==> flow/design.v <==
module AudDSP (
    input i_rst_n,
    input i_clk,
    input i_start,  
    input i_pause,  
    input [2:0] i_speed,
    input i_is_slow,
    input i_slow_mode,
    input i_daclrck,                
    input signed [15:0] i_sram_data,
    input [19:0] i_sram_stop_addr,  
    output signed [15:0] o_dac_data,
    output o_en,                    
    output o_is_pause,
    output [19:0] o_sram_addr
);
    localparam S_IDLE = 0;
    localparam S_PAUSE = 1;
    localparam S_PLAY = 2;
    localparam S_EMPTY = 3;
    reg [2:0] state_r, state_w;
    reg is_pause_r, is_pause_w;
    reg is_slow_r, is_slow_w;
    reg slow_mode_r, slow_mode_w;
    reg [2:0] speed_r, speed_w;
    reg [3:0] slow_counter_r, slow_counter_w;
    reg [1:0] get_data_counter_r, get_data_counter_w;
    reg [19:0] addr_r, addr_w;
    reg signed [15:0] sram_data_r, sram_data_w, sram_data_next_r, sram_data_next_w;
    reg [15:0] o_data_r, o_data_w;
    assign o_en = !i_daclrck;
    assign o_dac_data = o_data_r;
    assign o_sram_addr = addr_r;
    assign o_is_pause = is_pause_r;
    always @(*) begin
        state_w = state_r;
        case(state_r)
            S_IDLE: begin
                if(i_start)         state_w = S_PAUSE;
                else                state_w = S_IDLE;
            end
            S_PAUSE: begin
                if(!is_pause_r)     state_w = S_PLAY;
                else                state_w = S_PAUSE;
            end
            S_PLAY: begin
                if(is_pause_r)      state_w = S_PAUSE;
                else begin
                    if(!i_daclrck)  state_w = S_EMPTY;
                    else            state_w = S_PLAY;
                end
            end
            S_EMPTY: begin
                if(is_pause_r)      state_w = S_PAUSE;
                else begin
                    if(!i_daclrck)  state_w = S_EMPTY;
                    else            state_w = S_PLAY;
                end
            end
        endcase
    end
    always @(*) begin
        slow_counter_w = slow_counter_r;
        case(state_r)
            S_IDLE:     slow_counter_w = 0;
            S_PAUSE:    slow_counter_w = 0;
            S_PLAY: begin
                if(is_slow_r && !is_pause_r && i_daclrck) begin
                    if(slow_counter_r == speed_r)   slow_counter_w = 0;
                    else                            slow_counter_w = slow_counter_r + 1;
                end
            end
        endcase
    end
    always @(*) begin
        get_data_counter_w = get_data_counter_r;
        case(state_r)
            S_IDLE:     get_data_counter_w = 0;
            S_PAUSE:    get_data_counter_w = 0;
            S_PLAY: begin
                if(get_data_counter_r < 3)  get_data_counter_w = get_data_counter_r + 1;
            end
            S_EMPTY:    get_data_counter_w = 0;
        endcase
    end
    always @(*) begin
        is_pause_w = is_pause_r;
        case(state_r)
            S_IDLE:                 is_pause_w = 1;
            S_PAUSE: if(i_pause)    is_pause_w = 0;
            S_PLAY:  if(i_pause)    is_pause_w = 1;
            S_EMPTY: if(i_pause)    is_pause_w = 1;
        endcase
    end
    always @(*) begin
        is_slow_w = is_slow_r;
        slow_mode_w = slow_mode_r;
        speed_w = speed_r;
        case(state_r)
            S_IDLE: begin
                is_slow_w = 0;
                slow_mode_w = 0;
                speed_w = 0;
            end
            S_PAUSE: begin
                is_slow_w = i_is_slow;
                slow_mode_w = i_slow_mode;
                speed_w = i_speed;
            end
            S_PLAY: begin
                is_slow_w = is_slow_r;
                slow_mode_w = slow_mode_r;
                speed_w = speed_r;
            end
            S_EMPTY: begin
                is_slow_w = i_is_slow;
                slow_mode_w = i_slow_mode;
                speed_w = i_speed;
            end
        endcase
    end
    reg [20:0] temp_addr;      
    always @(*) begin
        addr_w = addr_r;
        temp_addr = addr_r;
        case(state_r)
            S_IDLE:     temp_addr = 0;
            S_PLAY: begin
                if(get_data_counter_r == 0) begin
                    if(is_slow_r) begin
                        if(slow_counter_r == 0)     temp_addr = addr_r + 1;
                    end
                    else                            temp_addr = addr_r + speed_r + 1;
                end
            end
        endcase
        if(temp_addr > i_sram_stop_addr)    addr_w = 0;
        else                                addr_w = temp_addr;
    end
    always @(*) begin
        sram_data_w = sram_data_r;
        sram_data_next_w = sram_data_next_r;
        case(state_r)
            S_IDLE: begin
                sram_data_w = 0;
                sram_data_next_w = 0;
            end
            S_PAUSE: begin
                sram_data_next_w = i_sram_data;
            end
            S_PLAY: begin
                if(get_data_counter_r == 2) begin
                    if(is_slow_r)begin           
                        if(slow_counter_r == 0) begin
                            sram_data_w = sram_data_next_r;
                            sram_data_next_w = i_sram_data;
                        end
                    end
                    else begin                   
                        sram_data_w = sram_data_next_r;
                        sram_data_next_w = i_sram_data;
                    end
                end
            end
        endcase
    end
    reg signed [16:0] diff;
    reg signed [20:0] diff_counter_prod;
    reg signed [20:0] diff_counter_prod_div_speed;
    always @(*) begin
        o_data_w = o_data_r;
        diff = 0;
        diff_counter_prod = 0;
        diff_counter_prod_div_speed = 0;
        case(state_r)
            S_IDLE: o_data_w = 0;
            S_PLAY: begin
                if(get_data_counter_r == 3) begin
                    if(is_slow_r) begin
                        if(slow_mode_r) begin
                            diff = $signed(sram_data_next_r) - $signed(sram_data_r);
                            diff_counter_prod = $signed(diff) * $signed({1'b0, slow_counter_r});
                            diff_counter_prod_div_speed = $signed($signed(diff_counter_prod) / $signed({1'b0, speed_r + 1}));
                            o_data_w = $signed($signed(sram_data_r) + $signed(diff_counter_prod_div_speed));
                        end
                        else o_data_w = sram_data_r;
                    end
                    else o_data_w = sram_data_r;
                end
            end
        endcase
    end
    always_ff @(posedge i_clk or negedge i_rst_n) begin
        if(!i_rst_n) begin
            state_r <= S_IDLE;
            is_pause_r <= 1;
            addr_r <= 0;
            speed_r <= 0;
            o_data_r <= 0;
            is_slow_r <= 0;
            slow_mode_r <= 0;
            sram_data_r <= 0;
            slow_counter_r <= 0;
            sram_data_next_r <= 0;
            get_data_counter_r <= 0;
        end
        else begin
            state_r <= state_w;
            is_pause_r <= is_pause_w;
            addr_r <= addr_w;
            speed_r <= i_speed;
            o_data_r <= o_data_w;
            is_slow_r <= i_is_slow;
            slow_mode_r <= i_slow_mode;
            sram_data_r <= sram_data_w;
            slow_counter_r <= slow_counter_w;
            sram_data_next_r <= sram_data_next_w;
            get_data_counter_r <= get_data_counter_w;
        end
    end
endmodule
export LEC_CHECK = 0
export CAP_MARGIN = 15
export CELL_PAD_IN_SITES_DETAIL_PLACEMENT = 2
export CELL_PAD_IN_SITES_GLOBAL_PLACEMENT = 1
export CORE_MARGIN = 2
export CORE_UTILIZATION = 38
export CTS_CLUSTER_DIAMETER = 62
export CTS_CLUSTER_SIZE = 79
export GPL_ROUTABILITY_DRIVEN = 0
export GPL_TIMING_DRIVEN = 0
export MAX_ROUTING_LAYER = met5
export PLACE_DENSITY_LB_ADDON = 0.13
export SETUP_SLACK_MARGIN = 0.15
export SLEW_MARGIN = 20
create_clock -name core_clock -period 150.0 [get_ports {i_clk}]
run.sh (not shown) runs the stock make flow with config.mk's settings and CLKGATE_MAP_FILE=.
The starting point passed the timing, design-rule and antenna checks.
Next try:
CAP_MARGIN = 0   (was 15)
CELL_PAD_IN_SITES_DETAIL_PLACEMENT = unset   (was 2)
CTS_CLUSTER_DIAMETER = 351   (was 62)
CTS_CLUSTER_SIZE = 18   (was 79)
MAX_ROUTING_LAYER = unset   (was met5)
PLACE_DENSITY_LB_ADDON = unset   (was 0.13)
clock period = 129.0 ns   (was 150.0 ns; I/O delays follow)
Die area is unchanged.
Worst setup slack is worse by 18000 ps.
Via count came out lower by 7.8%.
First-iteration DRC count came out higher by about 14%.
Next try:
CELL_PAD_IN_SITES_GLOBAL_PLACEMENT = unset   (was 1)
CORE_ASPECT_RATIO = 0.5   (was unset)
CORE_UTILIZATION = 39   (was 38)
CTS_CLUSTER_SIZE = 98   (was 18)
GPL_ROUTABILITY_DRIVEN = unset   (was 0)
PLACE_DENSITY = 0.45   (was unset)
SETUP_SLACK_MARGIN = -0.16   (was 0.15)
TNS_END_PERCENT = 5   (was unset)
The new run ran to the end with no violations. Clock-buffer cell count stays the same. Design area is about the same. Maximum frequency went up by 0.55%.
Next try:
CORE_UTILIZATION = 61   (was 39)
GPL_TIMING_DRIVEN = 1   (was 0)
TNS_END_PERCENT = unset   (was 5)
What happened:
- non-clock buffer count drops by 98
- setup slack gets better by 7000 ps
Next try:
CAP_MARGIN = 40   (was 0)
CORE_ASPECT_RATIO = unset   (was 0.5)
CORE_UTILIZATION = 43   (was 61)
GPL_TIMING_DRIVEN = 0   (was 1)
PLACE_DENSITY = 0.64   (was 0.45)
After rerunning: Worst hold slack loses 3.6 ps; via count falls by 3.0%; routed wire length drops by 9.3%; flip-flop count does not change; first-iteration DRC count goes down by 39%; global-route usage shrinks by 13 points; worst setup slack degrades by 4700 ps; design area grows by 2.7%.
